## build 38
## atan
module atan
(
    input                       clk         ,
    input                       rst_n       ,
    input                       trig        ,
    output                      vld         ,
    input       signed  [16:0]  para_in     ,
    output  reg signed  [11:0]  atany            
);
clock: 6.0 ns
lec_check: 0
cap_margin: 20
core_margin: 2
core_utilization: 40
slew_margin: 20
run.sh (not shown) runs the stock make flow with config.mk's settings and CLKGATE_MAP_FILE=.
Edits applied to the flow inputs when going from build 38 to build 85:
Settings: a change of CORE_UTILIZATION from 40 to 65; an added CTS_CLUSTER_SIZE of 99; an added HOLD_SLACK_MARGIN of -0.1; an added GPL_ROUTABILITY_DRIVEN of 0; an added TNS_END_PERCENT of 20; an added CTS_CLUSTER_DIAMETER of 208; an added ABC_AREA of 0; an added PLACE_DENSITY_LB_ADDON of 0.3.
### Flow results
Build 38 vs build 85, cell type of the slowest stage on the worst timing path: sky130_fd_sc_hd__a2111oi_1 vs sky130_fd_sc_hd__a211oi_1
Aggregate routed wire length in build 85 is 4.7 mm below build 38.
Maximum clock frequency ended up 1.8% higher on build 85 than on build 38.
### build 85 -> build 16
Settings: CTS_CLUSTER_DIAMETER no longer set, was 208; ABC_AREA no longer set, was 0; TNS_END_PERCENT no longer set, was 20; CTS_CLUSTER_SIZE no longer set, was 99; PLACE_DENSITY_LB_ADDON no longer set, was 0.3; GPL_ROUTABILITY_DRIVEN no longer set, was 0; CORE_UTILIZATION now 57, was 65; HOLD_SLACK_MARGIN no longer set, was -0.1; the clock period (ns, I/O delays scaled along) now 5.7, was 6.0.
==> comparison <==
Between build 85 and build 16, the cell count went up. Relative to build 85, minimum hold slack has decreased by 0.017 ns in build 16. Critical-path cell with the highest stage delay: sky130_fd_sc_hd__a211oi_1 -> build 85, sky130_fd_sc_hd__a2111oi_1 -> build 16. Cell area | build 16 vs build 85 | build 16 larger.
## Diff of input files: build 57 against build 16
Settings: an added CTS_CLUSTER_DIAMETER of 382; an added SETUP_SLACK_MARGIN of 1.15; an added PLACE_DENSITY of 0.35; an added ABC_AREA of 1; a change of CORE_UTILIZATION from 57 to 66; a change of the clock period (ns, I/O delays scaled along) from 5.7 to 5.16.
Notes after the runs:
Every stage of the flow completed for build 57, and the final layout passed the timing, design-rule and antenna checks.
Higher clock-buffer cell count among build 57 and build 16: build 16
Build 57 vs. build 16: total routed wirelength moved up; fmax rose 43 MHz.
In the tables for build 57 and build 16, setup skew after layout reads lower with build 16.
Max-slew violation count: build 57 vs build 16, no meaningful difference
Build 57 vs build 16 on final-layout fill cell count: build 57 is the lower one.
Area: build 57 vs build 16 -> build 57 larger
Measured against each other, build 57 and build 16 differ in synthesized area, the lower figure coming from build 16.
Input changes introduced in build 91 (baseline for comparison: build 57):
Settings: CORE_UTILIZATION changed from 66 to 70; CTS_CLUSTER_DIAMETER changed from 382 to 371; SETUP_SLACK_MARGIN removed (was 1.15); PLACE_DENSITY removed (was 0.35); the clock period (ns, I/O delays scaled along) changed from 5.16 to 2.82.
==> results <==
- Die size: build 91 is under build 57
- Area of the mapped netlist came out exactly the same in build 91 and build 57.
- Area reported by Yosys stat: build 57 vs build 91, no meaningful difference
- Build 91 against build 57: post-placement worst setup slack fell 2.13 ns; placer's final routability congestion estimate dropped 0.92%.
- No final results exist for build 91, since it was stopped by error DPL-0038 during clock tree synthesis.


Setup of old:
The RTL this note starts from:
==> flow/design.v <==
module atan
(
    input                       clk         ,
    input                       rst_n       ,
    input                       trig        ,
    output                      vld         ,
    input       signed  [16:0]  para_in     ,
    output  reg signed  [11:0]  atany            
);
reg                     run_latch   ;
reg             [3:0]   cnt         ;
reg     signed  [18:0]  tmp1        ;
reg     signed  [18:0]  tmp2        ;
wire    signed  [19:0]  y0          ;
reg     signed  [19:0]  xr          ;
reg     signed  [19:0]  yr          ;
reg     signed  [19:0]  x2          ;
reg     signed  [19:0]  y2          ;
always @(posedge clk or negedge rst_n)
begin
    if (!rst_n)
        run_latch <= 1'b0;
    else
    begin
        if (trig)
            run_latch <= 1'b1;
        else if (cnt == 4'd9)
            run_latch <= 1'b0;
    end
end
always @(posedge clk or negedge rst_n)
begin
    if (!rst_n)
        cnt <= 4'd0;
    else
    begin
        if (run_latch)
            cnt <= cnt + 4'd1;
        else
            cnt <= 4'd0;
    end
end
assign vld = (cnt == 4'd10);
assign y0 = para_in<<2;
always @(*)
begin
    if (run_latch)
    begin
        case(cnt)
            4'd0:
            begin
                tmp1 = y2>>>1;
                tmp2 = x2>>>1;
            end
            4'd1:
            begin
                tmp1 = y2>>>2;
                tmp2 = x2>>>2;
            end
            4'd2:
            begin
                tmp1 = y2>>>3;
                tmp2 = x2>>>3;
            end
            4'd3:
            begin
                tmp1 = y2>>>4;
                tmp2 = x2>>>4;
            end
            4'd4:
            begin
                tmp1 = y2>>>5;
                tmp2 = x2>>>5;
            end
            4'd5:
            begin
                tmp1 = y2>>>6;
                tmp2 = x2>>>6;
            end
            4'd6:
            begin
                tmp1 = y2>>>7;
                tmp2 = x2>>>7;
            end
            4'd7:
            begin
                tmp1 = y2>>>8;
                tmp2 = x2>>>8;
            end
            4'd8:
            begin
                tmp1 = y2>>>9;
                tmp2 = x2>>>9;
            end
            4'd9:
            begin
                tmp1 = y2>>>10;
                tmp2 = x2>>>10;
            end
            default:     
            begin
                tmp1 = 19'd0;
                tmp2 = 19'd0;
            end
        endcase
    end
    else
    begin
        tmp1 = 19'd0;
        tmp2 = 19'd0;
    end
end
always @(*)
begin
    if (run_latch)
    begin
        if ((x2[19] == y2[19]) | (x2 == 20'd0) | (y2 == 20'd0))
        begin
            xr = x2 + tmp1;
            yr = y2 - tmp2;
        end
        else
        begin
            xr = x2 - tmp1;
            yr = y2 + tmp2;
        end
    end
    else
    begin
        xr = 20'd0;
        yr = 20'd0;
    end
end
always @(posedge clk or negedge rst_n)
begin
    if (!rst_n)
    begin
        x2 <= 20'd0;
        y2 <= 20'd0;
    end
    else
    begin
        if (trig)
        begin
            if (~para_in[16]) 
            begin
                x2 <= 20'd1024 + y0;
                y2 <= y0 - 20'd1024;
            end
            else  
            begin
                x2 <= 20'd1024 - y0;
                y2 <= y0 + 20'd1024;
            end
        end
        else if (run_latch)
        begin
            x2 <= xr;
            y2 <= yr;
        end
    end
end
always @(posedge clk or negedge rst_n)
begin
    if (!rst_n)
        atany <= 12'd0;
    else 
    begin
        if (trig)
        begin
            if (~para_in[16]) 
                atany <= 12'd804;
            else 
                atany <= 12'd3292;
        end
        else if (run_latch)
        begin
            case (cnt)
                4'd0: 
                begin
                    if ((x2[19] == y2[19]) | (x2 == 20'd0) | (y2 == 20'd0))
                        atany <= atany + 12'd475;
                    else
                        atany <= atany - 12'd475;
                end
                4'd1: 
                begin
                    if ((x2[19] == y2[19]) | (x2 == 20'd0) | (y2 == 20'd0)) 
                        atany <= atany + 12'd251;
                    else
                        atany <= atany - 12'd251;
                end
                4'd2: 
                begin
                    if ((x2[19] == y2[19]) | (x2 == 20'd0) | (y2 == 20'd0)) 
                        atany <= atany + 12'd127;
                    else
                        atany <= atany - 12'd127;
                end
                4'd3: 
                begin
                    if ((x2[19] == y2[19]) | (x2 == 20'd0) | (y2 == 20'd0))
                        atany <= atany + 12'd64;
                    else
                        atany <= atany - 12'd64;
                end
                4'd4: 
                begin
                    if ((x2[19] == y2[19]) | (x2 == 20'd0) | (y2 == 20'd0))
                        atany <= atany + 12'd32;
                    else
                        atany <= atany - 12'd32;
                end
                4'd5: 
                begin
                    if ((x2[19] == y2[19]) | (x2 == 20'd0) | (y2 == 20'd0))
                        atany <= atany + 12'd16;
                    else
                        atany <= atany - 12'd16;
                end
                4'd6: 
                begin
                    if ((x2[19] == y2[19]) | (x2 == 20'd0) | (y2 == 20'd0))
                        atany <= atany + 12'd8;
                    else
                        atany <= atany - 12'd8;
                end
                4'd7: 
                begin
                    if ((x2[19] == y2[19]) | (x2 == 20'd0) | (y2 == 20'd0))
                        atany <= atany + 12'd4;
                    else
                        atany <= atany - 12'd4;
                end
                4'd8: 
                begin
                    if ((x2[19] == y2[19]) | (x2 == 20'd0) | (y2 == 20'd0))
                        atany <= atany + 12'd2;
                    else
                        atany <= atany - 12'd2;
                end
                4'd9: 
                begin
                    if ((x2[19] == y2[19]) | (x2 == 20'd0) | (y2 == 20'd0))
                        atany <= atany + 12'd1;
                    else
                        atany <= atany - 12'd1;
                end
            endcase
        end
    end
end
endmodule
Settings: LEC_CHECK=0, CAP_MARGIN=25, CORE_ASPECT_RATIO=0.95, CORE_MARGIN=2, CORE_UTILIZATION=70, CTS_CLUSTER_DIAMETER=216, CTS_CLUSTER_SIZE=62, GPL_ROUTABILITY_DRIVEN=1, MAX_ROUTING_LAYER=met4, PLACE_DENSITY_LB_ADDON=0.26, SLEW_MARGIN=20; clock period 4.84 ns.
old finished all stages; layout check result: FAIL, due to setup timing.
> inputs changed (old -> new)
- CORE_ASPECT_RATIO: 0.95 -> unset
- PLACE_DENSITY: unset -> 0.35
- CTS_CLUSTER_SIZE: 62 -> unset
- MAX_ROUTING_LAYER: met4 -> unset
- CORE_UTILIZATION: 70 -> 66
- PLACE_DENSITY_LB_ADDON: 0.26 -> unset
- CTS_CLUSTER_DIAMETER: 216 -> unset
- GPL_ROUTABILITY_DRIVEN: 1 -> unset
- CAP_MARGIN: 25 -> 20
- the clock period (ns, I/O delays scaled along): 4.84 -> 5.16
Findings:
Summary of new over old: aggregate routed wire length went down 14%; total vias in the final route now sits lower; number of cell instances on the worst register-to-register path shrank by 3. Setup slack in new is larger than in old. Both conditions hold for new: the flow ran to the end and the final layout passed the timing, design-rule and antenna checks. old: all stages done; final checks FAILED (setup timing). new has share of the core filled with cells in the final layout below what old had. Comparing length of routed met3 wiring for new and old, the bigger number came from old.


Starts from the design.v that is shown in full above.
Settings: LEC_CHECK=0, CAP_MARGIN=10, CORE_ASPECT_RATIO=1.19, CORE_MARGIN=2, CORE_UTILIZATION=39, CTS_CLUSTER_SIZE=62, GPL_ROUTABILITY_DRIVEN=0, GPL_TIMING_DRIVEN=0, HOLD_SLACK_MARGIN=0.19, PLACE_DENSITY=0.66, SETUP_SLACK_MARGIN=0.24, SLEW_MARGIN=10, TNS_END_PERCENT=70; clock period 6.12 ns.
Edit:
==> flow/config.mk (replaced) <==
export PLATFORM = sky130hd
export DESIGN_NAME = atan
export DESIGN_NICKNAME = atan
export VERILOG_FILES = /design/flow/design.v
export SDC_FILE = /design/flow/constraint.sdc
export NUM_CORES = 4
export LEC_CHECK = 0
export CAP_MARGIN = 5
export CELL_PAD_IN_SITES_GLOBAL_PLACEMENT = 3
export CORE_MARGIN = 2
export CORE_UTILIZATION = 39
export CTS_CLUSTER_SIZE = 55
export SETUP_SLACK_MARGIN = 0.23
export SLEW_MARGIN = 20
==> flow/constraint.sdc (replaced) <==
create_clock -name core_clock -period 3.72 [get_ports {clk}]
set_input_delay 0.7440 -clock core_clock [delete_from_list [all_inputs] [get_ports {clk}]]
set_output_delay 0.7440 -clock core_clock [all_outputs]
set_load 0.01 [all_outputs]
What happened: With this change the flow ran to the end with violations: setup timing; routed wire length is higher by 16%; synthesized area does not change; setup slack gets worse by 1.3 ns; critical path depth is unchanged.


Setup of run 1:
RTL: the design.v shown in full above, as it stands there.
==> flow/config.mk <==
export PLATFORM = sky130hd
export DESIGN_NAME = atan
export DESIGN_NICKNAME = atan
export VERILOG_FILES = /design/flow/design.v
export SDC_FILE = /design/flow/constraint.sdc
export NUM_CORES = 4
export LEC_CHECK = 0
export ABC_AREA = 0
export CAP_MARGIN = 20
export CORE_MARGIN = 2
export CORE_UTILIZATION = 40
export CTS_CLUSTER_DIAMETER = 210
export CTS_CLUSTER_SIZE = 99
export GPL_ROUTABILITY_DRIVEN = 0
export HOLD_SLACK_MARGIN = -0.09
export SETUP_SLACK_MARGIN = -0.29
export SLEW_MARGIN = 20
export TNS_END_PERCENT = 15
==> flow/constraint.sdc <==
create_clock -name core_clock -period 6.0 [get_ports {clk}]
set_input_delay 1.2000 -clock core_clock [delete_from_list [all_inputs] [get_ports {clk}]]
set_output_delay 1.2000 -clock core_clock [all_outputs]
set_load 0.01 [all_outputs]
Run 1 went all the way through the flow, and no timing, DRC or antenna check failed.
For run 2, these inputs were changed with respect to run 1:
- GPL_ROUTABILITY_DRIVEN removed (was 0)
- CTS_CLUSTER_DIAMETER changed from 210 to 116
- SETUP_SLACK_MARGIN removed (was -0.29)
==> comparison <==
- Result: PASS for each of run 1 and run 2
- Compare run 1 and run 2 | multi-input gate share of total cell area lower: run 2
- Going from run 1 to run 2, worst hold slack +0.0062 ns; worst setup slack went up; met2 track utilization from global routing rose by 1.7 points; largest clock skew in the final design now sits at about the same level.
- Per the comparison of run 2 with run 1, final wirelength saw an increase, first-pass GRT wire length shows an increase of 1000 µm, timing-limited maximum frequency +about 3%.
Input-level comparison between run 3 and run 2:
- a deleted CTS_CLUSTER_DIAMETER that had been 116
- a change of CORE_UTILIZATION from 40 to 68
- a deleted HOLD_SLACK_MARGIN that had been -0.09
- a deleted ABC_AREA that had been 0
- a deleted TNS_END_PERCENT that had been 15
- a deleted CTS_CLUSTER_SIZE that had been 99
- a change of the clock period (ns, I/O delays scaled along) from 6.0 to 8.24
==> comparison <==
Cmp run 3 vs run 2: slew at the pin closest to its max-slew limit higher in run 3.


RTL: the design.v shown in full above, as it stands there.
clock: 6.0 ns
lec_check: 0
cap_margin: 5
cell_pad_in_sites_global_placement: 2
core_margin: 2
core_utilization: 39
slew_margin: 20
Then changed:
ABC_AREA = 1   (was not set)
CAP_MARGIN = 20   (was 5)
CELL_PAD_IN_SITES_GLOBAL_PLACEMENT = not set   (was 2)
CORE_UTILIZATION = 40   (was 39)
CTS_CLUSTER_DIAMETER = 116   (was not set)
CTS_CLUSTER_SIZE = 99   (was not set)
GPL_ROUTABILITY_DRIVEN = 0   (was not set)
HOLD_SLACK_MARGIN = -0.09   (was not set)
PLACE_DENSITY = 0.84   (was not set)
TNS_END_PERCENT = 15   (was not set)
Effect:
- wire length fell by 8.0%
- final area rose by 2.8%
- first-iteration DRC count went up by 95%
- worst setup slack improved by 0.21 ns
- register-to-register slack gets better by 0.21 ns


// atan: RTL as listed in full above, without the edits since
==> flow/config.mk <==
export PLATFORM = sky130hd
export DESIGN_NAME = atan
export DESIGN_NICKNAME = atan
export VERILOG_FILES = /design/flow/design.v
export SDC_FILE = /design/flow/constraint.sdc
export NUM_CORES = 4
export LEC_CHECK = 0
export ABC_AREA = 1
export CAP_MARGIN = 20
export CORE_MARGIN = 2
export CORE_UTILIZATION = 70
export CTS_CLUSTER_DIAMETER = 57
export CTS_CLUSTER_SIZE = 49
export PLACE_DENSITY = 0.35
export SETUP_SLACK_MARGIN = 0.88
export SLEW_MARGIN = 20
==> flow/constraint.sdc <==
create_clock -name core_clock -period 3.1 [get_ports {clk}]
set_input_delay 0.6200 -clock core_clock [delete_from_list [all_inputs] [get_ports {clk}]]
set_output_delay 0.6200 -clock core_clock [all_outputs]
set_load 0.01 [all_outputs]
The starting point aborted during detailed placement with DPL-0033.
Change:
--- a/flow/config.mk
+++ b/flow/config.mk
@@ -11,5 +11 @@
-export CORE_UTILIZATION = 70
-export CTS_CLUSTER_DIAMETER = 57
-export CTS_CLUSTER_SIZE = 49
-export PLACE_DENSITY = 0.35
-export SETUP_SLACK_MARGIN = 0.88
+export CORE_UTILIZATION = 68
@@ -16,0 +13 @@
+export TNS_END_PERCENT = 15
==> flow/constraint.sdc (replaced) <==
create_clock -name core_clock -period 4.83 [get_ports {clk}]
set_input_delay 0.9660 -clock core_clock [delete_from_list [all_inputs] [get_ports {clk}]]
set_output_delay 0.9660 -clock core_clock [all_outputs]
set_load 0.01 [all_outputs]
Effect:
- The new run finished clean
- die area went up by about 3%
- synthesized cell count does not change
- synthesized area is unchanged
Change:
--- a/flow/config.mk
+++ b/flow/config.mk
@@ -8 +7,0 @@
-export ABC_AREA = 1
@@ -11 +10,2 @@
-export CORE_UTILIZATION = 68
+export CORE_UTILIZATION = 59
+export SETUP_SLACK_MARGIN = 0.98
@@ -13 +12,0 @@
-export TNS_END_PERCENT = 15
==> flow/constraint.sdc (replaced) <==
create_clock -name core_clock -period 4.06 [get_ports {clk}]
set_input_delay 0.8120 -clock core_clock [delete_from_list [all_inputs] [get_ports {clk}]]
set_output_delay 0.8120 -clock core_clock [all_outputs]
set_load 0.01 [all_outputs]
The changed run stopped in global routing.
Die area rises by 10%.
Synthesized area fell by 4.0%.
Synthesized cell count decreases by 23%.
Change:
--- a/flow/config.mk
+++ b/flow/config.mk
@@ -10,2 +10,2 @@
-export CORE_UTILIZATION = 59
-export SETUP_SLACK_MARGIN = 0.98
+export CORE_UTILIZATION = 68
+export SETUP_SLACK_MARGIN = 1.28
==> flow/constraint.sdc (replaced) <==
create_clock -name core_clock -period 4.48 [get_ports {clk}]
set_input_delay 0.8960 -clock core_clock [delete_from_list [all_inputs] [get_ports {clk}]]
set_output_delay 0.8960 -clock core_clock [all_outputs]
set_load 0.01 [all_outputs]
Outcome: The new run aborted during global routing. Area after synthesis is unchanged. Synthesized cell count is unchanged. Die area falls by 13%.
Change:
--- a/flow/config.mk
+++ b/flow/config.mk
@@ -7,0 +8 @@
+export ABC_AREA = 1
@@ -10,2 +11,4 @@
-export CORE_UTILIZATION = 68
-export SETUP_SLACK_MARGIN = 1.28
+export CORE_UTILIZATION = 72
+export CTS_CLUSTER_DIAMETER = 371
+export CTS_CLUSTER_SIZE = 15
+export PLACE_DENSITY_LB_ADDON = 0.01
==> flow/constraint.sdc (replaced) <==
create_clock -name core_clock -period 2.82 [get_ports {clk}]
set_input_delay 0.5640 -clock core_clock [delete_from_list [all_inputs] [get_ports {clk}]]
set_output_delay 0.5640 -clock core_clock [all_outputs]
set_load 0.01 [all_outputs]
What happened: The changed run stopped in detailed placement; die size decreases by 1.5%; synthesized cell count increases by 31%; synthesized area increases by 4.2%.
Change:
--- a/flow/config.mk
+++ b/flow/config.mk
@@ -12,3 +12,4 @@
-export CTS_CLUSTER_DIAMETER = 371
-export CTS_CLUSTER_SIZE = 15
-export PLACE_DENSITY_LB_ADDON = 0.01
+export CTS_CLUSTER_DIAMETER = 41
+export CTS_CLUSTER_SIZE = 13
+export HOLD_SLACK_MARGIN = 0.24
+export PLACE_DENSITY_LB_ADDON = 0.21
==> flow/constraint.sdc (replaced) <==
create_clock -name core_clock -period 4.03 [get_ports {clk}]
set_input_delay 0.8060 -clock core_clock [delete_from_list [all_inputs] [get_ports {clk}]]
set_output_delay 0.8060 -clock core_clock [all_outputs]
set_load 0.01 [all_outputs]
What happened:
- This time the run stopped in global routing
- synthesized cell count stays the same
- synthesized area does not change
- die size does not change
